==> run a <==
## riscv
module riscv #(
    parameter logic[31:0] BootVector = 32'h0000_0000
)(
    input logic clk,
    input logic reset,
    output logic halted,
    input logic unhalt,
    output logic[31:0] i_addr,
    input logic[31:0] i_data,
    output logic[31:0] d_addr,
    output logic[31:0] d_wdata,
    output logic[3:0] d_wstrb,
    input logic[31:0] d_rdata
);
clock: 6.66 ns
lec_check: 0
cap_margin: 0
cell_pad_in_sites_detail_placement: 2
cell_pad_in_sites_global_placement: 0
core_margin: 3
core_utilization: 26
cts_cluster_diameter: 60
cts_cluster_size: 28
gpl_routability_driven: 0
gpl_timing_driven: 0
hold_slack_margin: 0.13
max_routing_layer: met5
min_routing_layer: met1
place_density_lb_addon: 0.3
setup_slack_margin: 1.34
slew_margin: 0
tns_end_percent: 15
run.sh (not shown) runs the stock make flow with config.mk's settings and CLKGATE_MAP_FILE=.
==> inputs of run b, as changes to run a <==
CAP_MARGIN = 15   (was 0)
CELL_PAD_IN_SITES_DETAIL_PLACEMENT = unset   (was 2)
CELL_PAD_IN_SITES_GLOBAL_PLACEMENT = unset   (was 0)
CORE_MARGIN = 2   (was 3)
CORE_UTILIZATION = 34   (was 26)
CTS_CLUSTER_DIAMETER = unset   (was 60)
CTS_CLUSTER_SIZE = unset   (was 28)
GPL_ROUTABILITY_DRIVEN = unset   (was 0)
GPL_TIMING_DRIVEN = unset   (was 0)
HOLD_SLACK_MARGIN = unset   (was 0.13)
MAX_ROUTING_LAYER = unset   (was met5)
PLACE_DENSITY = 0.5   (was unset)
PLACE_DENSITY_LB_ADDON = unset   (was 0.3)
SETUP_SLACK_MARGIN = unset   (was 1.34)
SLEW_MARGIN = 20   (was 0)
TNS_END_PERCENT = 85   (was 15)
==> flow/constraint.sdc (replaced) <==
create_clock -name core_clock -period 13.8 [get_ports {clk}]
set_input_delay 2.7600 -clock core_clock [delete_from_list [all_inputs] [get_ports {clk}]]
set_output_delay 2.7600 -clock core_clock [all_outputs]
set_load 0.01 [all_outputs]
==> inputs of run c, as changes to run a <==
CAP_MARGIN = 10   (was 0)
CELL_PAD_IN_SITES_DETAIL_PLACEMENT = unset   (was 2)
CELL_PAD_IN_SITES_GLOBAL_PLACEMENT = unset   (was 0)
CORE_MARGIN = 2   (was 3)
CORE_UTILIZATION = 66   (was 26)
CTS_CLUSTER_DIAMETER = unset   (was 60)
CTS_CLUSTER_SIZE = 40   (was 28)
GPL_ROUTABILITY_DRIVEN = unset   (was 0)
GPL_TIMING_DRIVEN = unset   (was 0)
HOLD_SLACK_MARGIN = unset   (was 0.13)
MAX_ROUTING_LAYER = unset   (was met5)
MIN_ROUTING_LAYER = unset   (was met1)
PLACE_DENSITY_LB_ADDON = unset   (was 0.3)
SETUP_SLACK_MARGIN = -0.42   (was 1.34)
SLEW_MARGIN = 20   (was 0)
TNS_END_PERCENT = unset   (was 15)
==> flow/constraint.sdc (replaced) <==
create_clock -name core_clock -period 4.63 [get_ports {clk}]
set_input_delay 0.9260 -clock core_clock [delete_from_list [all_inputs] [get_ports {clk}]]
set_output_delay 0.9260 -clock core_clock [all_outputs]
set_load 0.01 [all_outputs]
==> results.cfg <==
; physical design summary
[grt]
grtUsageTotal_pct = 72.01
gr-total-overflow = 1025

[die]
initCoreUtil_pct = 66.44
die_h_um = 348.3

[status]
lastStage = global routing
outcome = aborted with a tool error
firstError = [ERROR GRT-0116] Global routing finished with congestion. Check the congestion regions in the DRC Viewer.

[clocking]
htree_levels = 4
# the run above: run c

==> results.cfg <==
; flow metrics
[die]
initCoreUtil_pct = 34.10
die_h_um = 483.7

[synth]
edf_count = 1399

[grt]
gr-total-overflow = 0
grtUsageTotal_pct = 26.06

[clocking]
htree_levels = 4

[critical_path]
reg2reg_slack_ns = 5.03

[status]
outcome = timing/DRC/antenna clean

[final_layout]
seq_cell_count = 1472
# the run above: run b

==> results.cfg <==
; flow metrics
[grt]
gr-total-overflow = 0

[flow_run]
maxCapViolations = 4

[sta]
fin_ws_ns = -0.1955
slew_viol_final = 31
setup_violations = 62

[status]
outcome = complete, but fails checks
violations = capacitance limit, slew limit, setup timing
# the run above: run a

